Design top, start of the top module:
module top (
    input clk,                   
    input mode,                  
    input song,                  
    input plus,                  
    input minus,                 
    input rst,                   
    input set,                   
    input refer,                 
    input player1,               
    input player2,               
    output reg [8:0] rope,       
    output reg [1:0] sel,        
    output reg [1:0] ledr,       
    output reg [1:0] ledg,       
    output reg [1:0] ledb,       
    output reg [3:0] ledop,      
    output reg [7:0] segdata1,   
    output reg [7:0] segdata0,   
    output reg [7:0] seg,        
    output reg [7:0] sel8,       
    output reg ledplayer1,       
    output reg ledplayer2,       
    output reg buzzer,           
    output reg round_indicator_1, 
    output reg round_indicator_2 
);
wire playsong;                   
wire song_pulse;                 
wire mode_pulse;                 
wire plus_pulse;                 
wire minus_pulse;                
wire set_pulse;                  
wire refer_pulse;                
wire player1_pulse;              
wire player2_pulse;              
wire [1:0] led_slowgreen;        
wire [3:0] led_midyellow;        
wire [1:0] led_fastred;          
wire [8:0] led_rope_afk1;        
wire [1:0] led_win_afk1;         
wire [1:0] led_test_afk1;        
wire [8:0] led_rope_afk2;        
wire [1:0] led_win_afk2;         
wire [1:0] led_test_afk2;        
reg gameoverflag;                    
reg win1;                        
reg win2;                        
reg draw;                        
  ...
make LEC_CHECK=0 CAP_MARGIN=20 CORE_MARGIN=2 CORE_UTILIZATION=72 CTS_CLUSTER_DIAMETER=26 PLACE_DENSITY_LB_ADDON=0.2 SETUP_SLACK_MARGIN=1.27 SLEW_MARGIN=20 finish   # period 4.33 ns
run.sh (not shown) runs the stock make flow with config.mk's settings and CLKGATE_MAP_FILE=.
The first run ended with an error in global routing (5_1_grt), error ODB-0269.
Edit:
--- a/flow/config.mk
+++ b/flow/config.mk
@@ -8,7 +8,7 @@
 export CAP_MARGIN = 20
 export CORE_MARGIN = 2
-export CORE_UTILIZATION = 72
-export CTS_CLUSTER_DIAMETER = 26
-export PLACE_DENSITY_LB_ADDON = 0.2
-export SETUP_SLACK_MARGIN = 1.27
+export CORE_UTILIZATION = 70
+export CTS_CLUSTER_DIAMETER = 357
+export HOLD_SLACK_MARGIN = -0.04
+export PLACE_DENSITY = 0.6
 export SLEW_MARGIN = 20
After rerunning: The changed run completed and failed the layout checks on setup timing. Synthesized cell count is unchanged. Die size came out higher by 2.8%. Area after synthesis stays the same.
Edit:
--- a/flow/config.mk
+++ b/flow/config.mk
@@ -8,7 +8,6 @@
 export CAP_MARGIN = 20
 export CORE_MARGIN = 2
-export CORE_UTILIZATION = 70
+export CORE_UTILIZATION = 66
 export CTS_CLUSTER_DIAMETER = 357
-export HOLD_SLACK_MARGIN = -0.04
 export PLACE_DENSITY = 0.6
 export SLEW_MARGIN = 20
==> flow/constraint.sdc (replaced) <==
create_clock -name core_clock -period 5.78 [get_ports {clk}]
set_input_delay 1.1560 -clock core_clock [delete_from_list [all_inputs] [get_ports {clk}]]
set_output_delay 1.1560 -clock core_clock [all_outputs]
set_load 0.01 [all_outputs]
Outcome: The new run finished clean; cell area shrinks by a few percent; worst setup slack improved by 1.1 ns; synthesized cell count does not change; final cell count shrinks slightly; non-clock buffer count shrinks by 164; die size grows by a few percent; synthesized area does not change; power shrinks by a quarter to a third; clock skew grows by 0.010 ns; clock power shrinks by a quarter to a third; count of clock-buffer cells in the layout grows by 7.
Edit:
--- a/flow/config.mk
+++ b/flow/config.mk
@@ -8,6 +8,5 @@
 export CAP_MARGIN = 20
 export CORE_MARGIN = 2
-export CORE_UTILIZATION = 66
-export CTS_CLUSTER_DIAMETER = 357
+export CORE_UTILIZATION = 37
 export PLACE_DENSITY = 0.6
 export SLEW_MARGIN = 20
==> flow/constraint.sdc (replaced) <==
create_clock -name core_clock -period 11.3 [get_ports {clk}]
set_input_delay 2.2600 -clock core_clock [delete_from_list [all_inputs] [get_ports {clk}]]
set_output_delay 2.2600 -clock core_clock [all_outputs]
set_load 0.01 [all_outputs]
The new run went through all stages and came out clean.
Total power is lower by 48%.
Synthesized area stays the same.
Global-route usage decreases by 13 points.
Wire length is about the same.
Non-clock buffer count came out lower by 39.
Worst hold slack gets worse by 0.0057 ns.
First-iteration DRC count decreases by 5.7%.
Sequential share of layout area came out lower by 0.47 points.
Via count goes down by 2.7%.
Cell count rose by 11%.

* * *

top again, from the RTL that the note above started with.
Settings: LEC_CHECK=0, ABC_AREA=1, CAP_MARGIN=20, CORE_MARGIN=2, CORE_UTILIZATION=58, PLACE_DENSITY_LB_ADDON=0.07, SETUP_SLACK_MARGIN=0.95, SLEW_MARGIN=20; clock period 10.6 ns.
Then changed:
--- a/flow/config.mk
+++ b/flow/config.mk
@@ -7,8 +7,6 @@
 export LEC_CHECK = 0
-export ABC_AREA = 1
 export CAP_MARGIN = 20
 export CORE_MARGIN = 2
-export CORE_UTILIZATION = 58
-export PLACE_DENSITY_LB_ADDON = 0.07
-export SETUP_SLACK_MARGIN = 0.95
+export CORE_UTILIZATION = 40
+export PLACE_DENSITY = 0.6
 export SLEW_MARGIN = 20
==> flow/constraint.sdc (replaced) <==
create_clock -name core_clock -period 5.01 [get_ports {clk}]
set_input_delay 1.0020 -clock core_clock [delete_from_list [all_inputs] [get_ports {clk}]]
set_output_delay 1.0020 -clock core_clock [all_outputs]
set_load 0.01 [all_outputs]
Now the flow reached the layout checks and failed them: setup timing; fmax rises by about 20%; count of clock-buffer cells in the layout increases by 14; setup slack gets worse by 4.6 ns; via count shrinks by 5.6%; cell count fell by 2.6%; wire length rises by about 1.1%; global-route usage fell by 7.5 points.
Then changed:
==> flow/constraint.sdc (replaced) <==
create_clock -name core_clock -period 7.79 [get_ports {clk}]
set_input_delay 1.5580 -clock core_clock [delete_from_list [all_inputs] [get_ports {clk}]]
set_output_delay 1.5580 -clock core_clock [all_outputs]
set_load 0.01 [all_outputs]
What happened:
- With this change the flow finished clean
- routed wire length decreases by 2.2%
- fmax decreases by 17%
- global-route usage decreases by 0.36 points
- die size is unchanged
- final area decreases by 2.7%
- power decreases by about 35%
- cell count decreases by 2.6%
- worst setup slack improves by 1.7 ns
- clock-buffer cell count decreases by 19
- register-to-register slack improves by 1.7 ns
- via count decreases by 1.8%
Then changed:
--- a/flow/config.mk
+++ b/flow/config.mk
@@ -9,3 +9,4 @@
 export CORE_MARGIN = 2
-export CORE_UTILIZATION = 40
+export CORE_UTILIZATION = 69
+export CTS_CLUSTER_SIZE = 41
 export PLACE_DENSITY = 0.6
==> flow/constraint.sdc (replaced) <==
create_clock -name core_clock -period 6.83 [get_ports {clk}]
set_input_delay 1.3660 -clock core_clock [delete_from_list [all_inputs] [get_ports {clk}]]
set_output_delay 1.3660 -clock core_clock [all_outputs]
set_load 0.01 [all_outputs]
Result:
- The new run passed the timing, design-rule and antenna checks
- wire length decreases by 0.94%
- clock-buffer cell count increases by 6
- power increases by 10%
- synthesized area does not change
- final cell count decreases by 9.7%
- worst setup slack gets worse by 0.95 ns
Then changed:
==> flow/config.mk (replaced) <==
export PLATFORM = sky130hd
export DESIGN_NAME = top
export DESIGN_NICKNAME = top
export VERILOG_FILES = /design/flow/design.v
export SDC_FILE = /design/flow/constraint.sdc
export NUM_CORES = 4
export LEC_CHECK = 0
export ABC_AREA = 1
export CAP_MARGIN = 35
export CELL_PAD_IN_SITES_DETAIL_PLACEMENT = 1
export CORE_ASPECT_RATIO = 0.52
export CORE_MARGIN = 4
export CORE_UTILIZATION = 16
export CTS_CLUSTER_SIZE = 24
export GPL_ROUTABILITY_DRIVEN = 1
export GPL_TIMING_DRIVEN = 1
export MAX_ROUTING_LAYER = met4
export SLEW_MARGIN = 0
export TNS_END_PERCENT = 55
What happened:
- setup slack gets better by 0.31 ns
- count of clock-buffer cells in the layout falls by 26
- wire length rises by a quarter to a third
- non-clock buffer count went down by 8
- core utilization decreases by 58 points
- via count rose by roughly a tenth
- global-route usage decreases by 20 points
- worst hold slack gets better by 0.0043 ns
- sequential share of layout area decreases by 3.3 points

* * *

top again, from the RTL that the note above started with.
// top
module top (
    input clk,                   
    input mode,                  
    input song,                  
    input plus,                  
    input minus,                 
    input rst,                   
    input set,                   
    input refer,                 
    input player1,               
    input player2,               
    output reg [8:0] rope,       
    output reg [1:0] sel,        
    output reg [1:0] ledr,       
    output reg [1:0] ledg,       
    output reg [1:0] ledb,       
    output reg [3:0] ledop,      
    output reg [7:0] segdata1,   
    output reg [7:0] segdata0,   
    output reg [7:0] seg,        
    output reg [7:0] sel8,       
    output reg ledplayer1,       
    output reg ledplayer2,       
    output reg buzzer,           
    output reg round_indicator_1, 
    output reg round_indicator_2 
);
==> flow/config.mk <==
export PLATFORM = sky130hd
export DESIGN_NAME = top
export DESIGN_NICKNAME = top
export VERILOG_FILES = /design/flow/design.v
export SDC_FILE = /design/flow/constraint.sdc
export NUM_CORES = 4
export LEC_CHECK = 0
export ABC_AREA = 1
export CAP_MARGIN = 5
export CELL_PAD_IN_SITES_DETAIL_PLACEMENT = 0
export CORE_ASPECT_RATIO = 1.2
export CORE_MARGIN = 2
export CORE_UTILIZATION = 72
export CTS_CLUSTER_DIAMETER = 29
export CTS_CLUSTER_SIZE = 50
export GPL_ROUTABILITY_DRIVEN = 1
export MAX_ROUTING_LAYER = met4
export PLACE_DENSITY_LB_ADDON = 0.13
export SETUP_SLACK_MARGIN = 1.34
export SLEW_MARGIN = 20
export TNS_END_PERCENT = 80
==> flow/constraint.sdc <==
create_clock -name core_clock -period 4.51 [get_ports {clk}]
set_input_delay 0.9020 -clock core_clock [delete_from_list [all_inputs] [get_ports {clk}]]
set_output_delay 0.9020 -clock core_clock [all_outputs]
set_load 0.01 [all_outputs]
The starting point stopped in global routing (5_1_grt).
Change:
CAP_MARGIN = 20   (was 5)
CELL_PAD_IN_SITES_DETAIL_PLACEMENT = default   (was 0)
CORE_ASPECT_RATIO = default   (was 1.2)
CTS_CLUSTER_DIAMETER = 133   (was 29)
CTS_CLUSTER_SIZE = default   (was 50)
GPL_ROUTABILITY_DRIVEN = default   (was 1)
MAX_ROUTING_LAYER = default   (was met4)
PLACE_DENSITY_LB_ADDON = 0.01   (was 0.13)
SETUP_SLACK_MARGIN = 1.24   (was 1.34)
TNS_END_PERCENT = default   (was 80)
clock period = 4.33 ns   (was 4.51 ns; I/O delays follow)
The new run did not get past global routing (5_1_grt).
Synthesized cell count is unchanged.
Die size hardly moves.
Synthesized area is unchanged.
Change:
ABC_AREA = default   (was 1)
CORE_UTILIZATION = 59   (was 72)
CTS_CLUSTER_DIAMETER = default   (was 133)
PLACE_DENSITY_LB_ADDON = default   (was 0.01)
SETUP_SLACK_MARGIN = default   (was 1.24)
clock period = 5.09 ns   (was 4.33 ns; I/O delays follow)
With this change the flow completed, yet does not pass: negative setup slack.
Synthesized area falls by 1.3%.
Die area rises by 20%.
Synthesized cell count falls by 13%.
Change:
CORE_UTILIZATION = 70   (was 59)
CTS_CLUSTER_SIZE = 35   (was default)
clock period = 6.49 ns   (was 5.09 ns; I/O delays follow)
With this change the flow completed without violations.
Cell area decreases by 3.2%.
Synthesized cell count stays the same.
Die area goes down by 16%.
Setup slack gets better by 570 ps.
Wire length barely changes.
Utilization rose by 9.9 points.
Via count went up by 1.0%.
Global-route usage goes up by 4.6 points.
Synthesized area does not change.
Fmax fell by 14%.
No activity file was given, so power comes from the tool's default toggle rates.
